// milestone1
module milestone1 (
		input logic clock,                    
		input logic Resetn,
		input logic Enable,
		output	logic [17:0] SRAM_address,
		output 	logic [15:0] SRAM_write_data,
		output	logic SRAM_we_n,
		input		logic [15:0] SRAM_read_data,
		output   logic M1_end
);
==> flow/config.mk <==
export PLATFORM = sky130hd
export DESIGN_NAME = milestone1
export DESIGN_NICKNAME = milestone1
export VERILOG_FILES = /design/flow/design.v
export SDC_FILE = /design/flow/constraint.sdc
export NUM_CORES = 4
export LEC_CHECK = 0
export CAP_MARGIN = 20
export CORE_MARGIN = 2
export CORE_UTILIZATION = 40
export SLEW_MARGIN = 20
==> flow/constraint.sdc <==
create_clock -name core_clock -period 18.3 [get_ports {clock}]
set_input_delay 3.6600 -clock core_clock [delete_from_list [all_inputs] [get_ports {clock}]]
set_output_delay 3.6600 -clock core_clock [all_outputs]
set_load 0.01 [all_outputs]
run.sh (not shown) runs the stock make flow with config.mk's settings and CLKGATE_MAP_FILE=.
The starting point ran to the end with no violations.
==> next run, changes <==
ABC_AREA = 1   (was not set)
CORE_UTILIZATION = 70   (was 40)
CTS_CLUSTER_SIZE = 72   (was not set)
SETUP_SLACK_MARGIN = -0.95   (was not set)
clock period = 13.0 ns   (was 18.3 ns; I/O delays follow)
=> Now the flow reached the layout checks and failed them: negative setup slack. Routed wire length increases by a quarter to a third. Setup slack is worse by 3500 ps. Final area increases by roughly a tenth. Global-route usage climbs by 28 points. Final cell count grows by roughly a tenth. Maximum frequency rises by roughly a tenth. Sequential share of layout area shrinks by 1.9 points. Critical path depth increases by 18. Area after synthesis rose by a few percent. Clock-buffer cell count is unchanged.
==> next run, changes <==
ABC_AREA = not set   (was 1)
CORE_UTILIZATION = 62   (was 70)
CTS_CLUSTER_SIZE = not set   (was 72)
GPL_TIMING_DRIVEN = 0   (was not set)
SETUP_SLACK_MARGIN = not set   (was -0.95)
clock period = 20.0 ns   (was 13.0 ns; I/O delays follow)
Effect: Now the flow completed without violations; via count drops by 20%; clock-buffer cell count rises by 2; sequential share of layout area came out higher by 2.1 points; design area decreases by 12%; setup slack is better by 3300 ps; clock skew stays flat; routed wire length went down by 16%; fmax decreases by 19%; first-iteration DRC count goes down by 39%.
==> next run, changes <==
ABC_AREA = 1   (was not set)
CORE_UTILIZATION = 65   (was 62)
GPL_TIMING_DRIVEN = not set   (was 0)
clock period = 17.1 ns   (was 20.0 ns; I/O delays follow)
Result: Design area goes up by a few percent; worst setup slack gains 320 ps; clock skew goes down by 10 ps; register-to-register slack gains 320 ps; global-route usage goes down by 0.65 points; synthesized area goes up by a few percent; die area goes down slightly; routed wire length goes down by a few percent; sequential cell count is unchanged.
==> next run, changes <==
CORE_UTILIZATION = 61   (was 65)
SETUP_SLACK_MARGIN = 0.58   (was not set)
clock period = 9.28 ns   (was 17.1 ns; I/O delays follow)
Outcome: This time the run finished but fails on negative setup slack; routed wire length rises by 24%; final area rose by 24%; setup slack is worse by 6400 ps; global-route usage is higher by 5.4 points; hold slack got worse by 3.5 ps.
==> next run, changes <==
ABC_AREA = not set   (was 1)
CORE_UTILIZATION = 58   (was 61)
SETUP_SLACK_MARGIN = 4.14   (was 0.58)
clock period = 14.4 ns   (was 9.28 ns; I/O delays follow)
Effect: The changed run ran to the end with violations: negative setup slack. Fmax goes down by about 2.8%. Non-clock buffer count went down by 1048. Wire length is lower by 18%. Global-route usage decreases by 8.1 points.

== run A ==
milestone1 again, from the RTL that the note above started with.
export LEC_CHECK = 0
export CAP_MARGIN = 20
export CELL_PAD_IN_SITES_DETAIL_PLACEMENT = 2
export CORE_ASPECT_RATIO = 1.08
export CORE_MARGIN = 7
export CORE_UTILIZATION = 38
export GPL_ROUTABILITY_DRIVEN = 1
export GPL_TIMING_DRIVEN = 1
export MAX_ROUTING_LAYER = met5
export MIN_ROUTING_LAYER = met1
export SETUP_SLACK_MARGIN = -0.1
export SLEW_MARGIN = 20
export TNS_END_PERCENT = 75
create_clock -name core_clock -period 24.2 [get_ports {clock}]
Run A: no failed stages, no open violations at the end
Relative to run A, the following input files were edited for run B:
# run A
export LEC_CHECK = 0
export CAP_MARGIN = 20
export CELL_PAD_IN_SITES_DETAIL_PLACEMENT = 2
export CORE_ASPECT_RATIO = 1.08
export CORE_MARGIN = 7
export CORE_UTILIZATION = 38
export GPL_ROUTABILITY_DRIVEN = 1
export GPL_TIMING_DRIVEN = 1
export MAX_ROUTING_LAYER = met5
export MIN_ROUTING_LAYER = met1
export SETUP_SLACK_MARGIN = -0.1
export SLEW_MARGIN = 20
export TNS_END_PERCENT = 75
create_clock -name core_clock -period 24.2 [get_ports {clock}]
# run B
export LEC_CHECK = 0
export CAP_MARGIN = 35
export CORE_MARGIN = 9
export CORE_UTILIZATION = 27
export GPL_TIMING_DRIVEN = 0
export MIN_ROUTING_LAYER = met1
export PLACE_DENSITY_LB_ADDON = 0.25
export SLEW_MARGIN = 20
create_clock -name core_clock -period 21.9 [get_ports {clock}]
--- outcome ---
Run B: no failed stages, no open violations at the end. On run B: utilization after layout is 11 points lower than what run A gave. Relative to run A, number of logic stages on the critical path including buffering has increased by 6 in run B. Run A reports its cell with the biggest individual delay on the critical path as sky130_fd_sc_hd__ha_1 while run B reports sky130_fd_sc_hd__xor2_1.
--- input diff run B..run C ---
# run B
export LEC_CHECK = 0
export CAP_MARGIN = 35
export CORE_MARGIN = 9
export CORE_UTILIZATION = 27
export GPL_TIMING_DRIVEN = 0
export MIN_ROUTING_LAYER = met1
export PLACE_DENSITY_LB_ADDON = 0.25
export SLEW_MARGIN = 20
create_clock -name core_clock -period 21.9 [get_ports {clock}]
# run C
export LEC_CHECK = 0
export CAP_MARGIN = 35
export CELL_PAD_IN_SITES_DETAIL_PLACEMENT = 2
export CELL_PAD_IN_SITES_GLOBAL_PLACEMENT = 1
export CORE_ASPECT_RATIO = 0.73
export CORE_MARGIN = 9
export CORE_UTILIZATION = 48
export GPL_ROUTABILITY_DRIVEN = 0
export GPL_TIMING_DRIVEN = 0
export MIN_ROUTING_LAYER = met1
export PLACE_DENSITY_LB_ADDON = 0.23
export SLEW_MARGIN = 35
create_clock -name core_clock -period 21.9 [get_ports {clock}]
Notes after the runs:
- Of run B and run C, run C shows the higher cell resize tally after clock tree synthesis, with run B below it.
- No final results exist for run C, since it was stopped by error GRT-0232 during 5_1_grt.
- [compare] base=run B new=run C: vertical die size -35%, post-cts hold buffer count held, pre-CTS setup slack lower, HPWL after detailed placement climbed 38%, post-placement cell count now sits lower.
- Compared with run B, run C shows a lower placed cell area.
- Die area (run C / run B): 0.58
- Row number of rows created at floorplan: run C lower / run B higher
Edits applied to the flow inputs when going from run C to run D:
# run C
export LEC_CHECK = 0
export CAP_MARGIN = 35
export CELL_PAD_IN_SITES_DETAIL_PLACEMENT = 2
export CELL_PAD_IN_SITES_GLOBAL_PLACEMENT = 1
export CORE_ASPECT_RATIO = 0.73
export CORE_MARGIN = 9
export CORE_UTILIZATION = 48
export GPL_ROUTABILITY_DRIVEN = 0
export GPL_TIMING_DRIVEN = 0
export MIN_ROUTING_LAYER = met1
export PLACE_DENSITY_LB_ADDON = 0.23
export SLEW_MARGIN = 35
create_clock -name core_clock -period 21.9 [get_ports {clock}]
# run D
export LEC_CHECK = 0
export CAP_MARGIN = 20
export CELL_PAD_IN_SITES_GLOBAL_PLACEMENT = 1
export CORE_ASPECT_RATIO = 0.56
export CORE_MARGIN = 2
export CORE_UTILIZATION = 67
export CTS_CLUSTER_DIAMETER = 206
export GPL_ROUTABILITY_DRIVEN = 1
export HOLD_SLACK_MARGIN = 0.27
export SLEW_MARGIN = 20
create_clock -name core_clock -period 22.0 [get_ports {clock}]
[summary]
Every stage of the flow completed for run D, and the final layout passed the timing, design-rule and antenna checks. Run C → run D: synthesized cell count did not really move, count of buffers from port buffering saw an increase, sequential-to-total area share from yosys stat about even, standard cell area after detailed placement -1.4%, chip width shows a reduction of 29 um.
diff inputs: run D => run E
# run D
export LEC_CHECK = 0
export CAP_MARGIN = 20
export CELL_PAD_IN_SITES_GLOBAL_PLACEMENT = 1
export CORE_ASPECT_RATIO = 0.56
export CORE_MARGIN = 2
export CORE_UTILIZATION = 67
export CTS_CLUSTER_DIAMETER = 206
export GPL_ROUTABILITY_DRIVEN = 1
export HOLD_SLACK_MARGIN = 0.27
export SLEW_MARGIN = 20
create_clock -name core_clock -period 22.0 [get_ports {clock}]
# run E
export LEC_CHECK = 0
export CAP_MARGIN = 20
export CORE_MARGIN = 2
export CORE_UTILIZATION = 72
export CTS_CLUSTER_DIAMETER = 45
export CTS_CLUSTER_SIZE = 20
export SETUP_SLACK_MARGIN = 3.55
export SLEW_MARGIN = 20
create_clock -name core_clock -period 13.9 [get_ports {clock}]
Notes after the runs:
- Run D: done, clean on timing, DRC and antenna
- Run E did not make it past 5_1_grt, where a tool error ended it.
- Reported for run E and run D, synthesized chip area reported by yosys turned out identical to the last digit.
- Measured against run D, the placed cell area of run E comes out at 1.08 times the reference value.
- | area of the die | run E vs run D | about 7% lower |
- Diff run D -> run E: number of rows in the core area saw an increase, synthesized cell count shows no meaningful change, post-CTS resize count went up, instance count after placement with tap cells included shows an increase of 492.
The inputs of run F differ from those of run E as listed below.
# run E
export LEC_CHECK = 0
export CAP_MARGIN = 20
export CORE_MARGIN = 2
export CORE_UTILIZATION = 72
export CTS_CLUSTER_DIAMETER = 45
export CTS_CLUSTER_SIZE = 20
export SETUP_SLACK_MARGIN = 3.55
export SLEW_MARGIN = 20
create_clock -name core_clock -period 13.9 [get_ports {clock}]
# run F
export LEC_CHECK = 0
export ABC_AREA = 1
export CAP_MARGIN = 20
export CORE_MARGIN = 2
export CORE_UTILIZATION = 65
export CTS_CLUSTER_DIAMETER = 206
export PLACE_DENSITY_LB_ADDON = 0.05
export SLEW_MARGIN = 20
export TNS_END_PERCENT = 80
create_clock -name core_clock -period 12.0 [get_ports {clock}]
## What came out
- The post-synthesis cell count from yosys of run F exceeds that of run E by 1299.
- Sort run E and run F by number of instances in the synthesized netlist asc -> top: run E
- Compared with run E, run F degrades core box area.
- [run F] flow finished | final checks: failed | reasons: setup timing

Setup of sierra:
Starting RTL as in the previous note.
==> flow/config.mk <==
export PLATFORM = sky130hd
export DESIGN_NAME = milestone1
export DESIGN_NICKNAME = milestone1
export VERILOG_FILES = /design/flow/design.v
export SDC_FILE = /design/flow/constraint.sdc
export NUM_CORES = 4
export LEC_CHECK = 0
export ABC_AREA = 0
export CAP_MARGIN = 20
export CELL_PAD_IN_SITES_DETAIL_PLACEMENT = 0
export CELL_PAD_IN_SITES_GLOBAL_PLACEMENT = 2
export CORE_MARGIN = 5
export CORE_UTILIZATION = 40
export GPL_TIMING_DRIVEN = 1
export HOLD_SLACK_MARGIN = 0.05
export MAX_ROUTING_LAYER = met5
export MIN_ROUTING_LAYER = met2
export PLACE_DENSITY_LB_ADDON = 0.18
export SLEW_MARGIN = 20
==> flow/constraint.sdc <==
create_clock -name core_clock -period 22.9 [get_ports {clock}]
set_input_delay 4.5800 -clock core_clock [delete_from_list [all_inputs] [get_ports {clock}]]
set_output_delay 4.5800 -clock core_clock [all_outputs]
set_load 0.01 [all_outputs]
Edits applied to the flow inputs when going from sierra to violet:
Settings: CELL_PAD_IN_SITES_GLOBAL_PLACEMENT no longer set, was 2; MIN_ROUTING_LAYER no longer set, was met2; GPL_TIMING_DRIVEN no longer set, was 1; CORE_MARGIN now 2, was 5; CELL_PAD_IN_SITES_DETAIL_PLACEMENT no longer set, was 0; ABC_AREA no longer set, was 0; HOLD_SLACK_MARGIN no longer set, was 0.05; CORE_UTILIZATION now 66, was 40; MAX_ROUTING_LAYER no longer set, was met5; PLACE_DENSITY_LB_ADDON no longer set, was 0.18; the clock period (ns, I/O delays scaled along) now 18.3, was 22.9.
Compared with sierra, in violet delay of the slowest cell on the worst path dropped 0.08 ns, number of tapcells dropped 888, vertical extent of the die dropped about 23%, combinational cell area excluding buffers and inverters barely changed, post-synthesis to final-layout area growth dropped 2.9 points. The run with more routed wire is sierra, not violet. Setup slack in violet is smaller than in sierra. Final routed wire length divided by cell count: violet lower than sierra. [compare] base=sierra new=violet: worst slew slack as a fraction of its limit rose 14 points; mean area per synthesized cell now sits at about the same level.
Here is what was changed in the inputs of maple compared with violet.
Settings: a change of CORE_UTILIZATION from 66 to 70; an added SETUP_SLACK_MARGIN of -0.64; a change of the clock period (ns, I/O delays scaled along) from 18.3 to 9.62.
==> results <==
The log for maple ends in 5_1_grt with error GRT-0116, so the run never completed. The total half-perimeter wirelength after legalization and detailed placement in maple sits 37000 um above the value recorded for violet. violet → maple: floorplan core density saw an increase, weighted congestion reported at the end of routability-driven placement about even, synthesized-area fraction occupied by and/or/nand/nor cells was more or less identical, height of the die shows a reduction of 9.2 um. As far as post-synthesis chip area from yosys is concerned, maple and violet perform about the same. Comparing maple and violet, the higher post-cts sizing count is on maple. maple vs violet, core footprint went down by 0.0052 mm^2. Compared with violet, maple shows chip area lower by about 5.6%.
Modified inputs, ember compared to maple
Settings: an added ABC_AREA of 1; a deleted SETUP_SLACK_MARGIN that had been -0.64; a change of the clock period (ns, I/O delays scaled along) from 9.62 to 15.1.
- Ran to the end and failed final checks on capacitance limit, slew limit, setup timing: ember.
- Measured against each other, maple and ember differ in fraction of the core area occupied by cells at floorplan, the higher figure coming from ember.
- Compared with maple, in ember yosys stat chip area went up, synthesized cell count went up, synthesized area went up, post-synthesis cell count from yosys went up.
- Of maple and ember, the higher cell row count belongs to ember.

## exp/cedar
Starting RTL as in the previous note.
clock: 20.0 ns
lec_check: 0
cap_margin: 40
cell_pad_in_sites_detail_placement: 0
core_aspect_ratio: 0.54
core_margin: 5
core_utilization: 62
cts_cluster_diameter: 354
gpl_routability_driven: 0
gpl_timing_driven: 1
slew_margin: 20
exp/cedar has completed all stages; timing, DRC and antenna checks passed.
--- input diff exp/cedar..exp/onyx ---
==> flow/config.mk <==
export PLATFORM = sky130hd
export DESIGN_NAME = milestone1
export DESIGN_NICKNAME = milestone1
export VERILOG_FILES = /design/flow/design.v
export SDC_FILE = /design/flow/constraint.sdc
export NUM_CORES = 4
export LEC_CHECK = 0
export CAP_MARGIN = 20
export CORE_MARGIN = 2
export CORE_UTILIZATION = 65
export SLEW_MARGIN = 20
==> flow/constraint.sdc <==
create_clock -name core_clock -period 13.3 [get_ports {clock}]
set_input_delay 2.6600 -clock core_clock [delete_from_list [all_inputs] [get_ports {clock}]]
set_output_delay 2.6600 -clock core_clock [all_outputs]
set_load 0.01 [all_outputs]
Notes after the runs:
[exp/onyx vs exp/cedar] worst hold slack: higher in exp/onyx. exp/onyx: all stages done; final checks FAILED (setup timing). exp/cedar → exp/onyx: synthesized area essentially unchanged; DRC violation total after the first TritonRoute iteration decreased 1036; global-route usage increased 5.2 points. Taking exp/cedar as the reference, in exp/onyx number of remaining DRC errors roughly the same, final worst-path setup slack decreased 4.24 ns, number of placed cells counting well taps increased 6.9%, worst path buffer plus inverter count increased by 3 relative to the old numbers, buffer count excluding the clock tree in the final layout up 732.
### exp/onyx -> exp/quartz
-- flow/config.mk --
<<< exp/onyx, line 8
export CAP_MARGIN = 20
export CORE_MARGIN = 2
export CORE_UTILIZATION = 65
export SLEW_MARGIN = 20
>>> exp/quartz, line 8
export CAP_MARGIN = 20
export CORE_MARGIN = 2
export CORE_UTILIZATION = 40
export SLEW_MARGIN = 20
==> flow/constraint.sdc <==
create_clock -name core_clock -period 20.0 [get_ports {clock}]
set_input_delay 4.0000 -clock core_clock [delete_from_list [all_inputs] [get_ports {clock}]]
set_output_delay 4.0000 -clock core_clock [all_outputs]
set_load 0.01 [all_outputs]
### Flow results
Higher period utilization was reported by exp/onyx, not exp/quartz. In the reports for exp/quartz and exp/onyx, the larger core utilization belongs to exp/onyx. exp/quartz ended with every stage complete and zero timing, DRC or antenna violations. Diff exp/onyx -> exp/quartz: area overhead of the layout relative to synthesis moved down; number of buffers added on ports closely matched the old numbers; number of vias after detailed routing now smaller; insertion delay of the later-clocked pin in the worst-skew pair closely matched the old numbers. Looking only at floorplan die width, and setting everything else aside, the higher value of exp/quartz and exp/onyx goes to exp/quartz. For exp/onyx, the endpoint of the most critical setup path was SRAM_write_data[3]$_DFFE_PN0P_, unlike exp/quartz, where it was SRAM_write_data[10]$_DFFE_PN0P_.
Input-level comparison between exp/fjord and exp/quartz:
-- flow/config.mk --
<<< exp/quartz, line 6
export NUM_CORES = 4
export LEC_CHECK = 0
export CAP_MARGIN = 20
export CORE_MARGIN = 2
export CORE_UTILIZATION = 40
export SLEW_MARGIN = 20
>>> exp/fjord, line 6
export NUM_CORES = 4
export LEC_CHECK = 0
export ABC_AREA = 1
export CAP_MARGIN = 20
export CORE_MARGIN = 2
export CORE_UTILIZATION = 70
export SLEW_MARGIN = 20
==> flow/constraint.sdc <==
create_clock -name core_clock -period 15.4 [get_ports {clock}]
set_input_delay 3.0800 -clock core_clock [delete_from_list [all_inputs] [get_ports {clock}]]
set_output_delay 3.0800 -clock core_clock [all_outputs]
set_load 0.01 [all_outputs]
## What came out
exp/fjord closes out successfully: all stages finished, all timing, DRC and antenna checks passed. Summary — area fraction in xor and xnor cells, exp/fjord relative to exp/quartz: lower, by 1.8 points. Area share of and/or/nand/nor cells after synthesis is lower on exp/quartz. Actual transition at the worst max-transition pin, exp/fjord and exp/quartz: higher on exp/fjord.
Setup changes, exp/fjord to exp/indigo
-- flow/config.mk --
<<< exp/fjord, line 9
export CAP_MARGIN = 20
export CORE_MARGIN = 2
export CORE_UTILIZATION = 70
export SLEW_MARGIN = 20
>>> exp/indigo, line 9
export CAP_MARGIN = 20
export CORE_MARGIN = 2
export CORE_UTILIZATION = 72
export CTS_CLUSTER_DIAMETER = 243
export CTS_CLUSTER_SIZE = 72
export MAX_ROUTING_LAYER = met4
export PLACE_DENSITY_LB_ADDON = 0.01
export SETUP_SLACK_MARGIN = 3.29
export SLEW_MARGIN = 20
==> flow/constraint.sdc <==
create_clock -name core_clock -period 11.1 [get_ports {clock}]
set_input_delay 2.2200 -clock core_clock [delete_from_list [all_inputs] [get_ports {clock}]]
set_output_delay 2.2200 -clock core_clock [all_outputs]
set_load 0.01 [all_outputs]
--- outcome ---
Looking at die height, exp/indigo sits below exp/fjord.
Effective utilization at floorplan was higher in the run labelled exp/indigo.
Count of standard-cell rows: exp/indigo < exp/fjord
From exp/fjord to exp/indigo the numbers moved as follows: number of levels in the clock H-tree decreased by 1 relative to the old numbers; width of the die went down; cell count after synthesis shows no meaningful change.
Delta (exp/indigo minus exp/fjord): HPWL reported at the end of detailed placement shows an increase of about 7%; number of buffers inserted during clock tree synthesis dropped 38; post-synth net total stayed essentially flat.
exp/indigo: aborted in 5_1_grt (tool error)
The final reports for exp/indigo and exp/fjord show instance count after placement with tap cells included higher in the former.
The die of exp/indigo is smaller than the one used in exp/fjord.
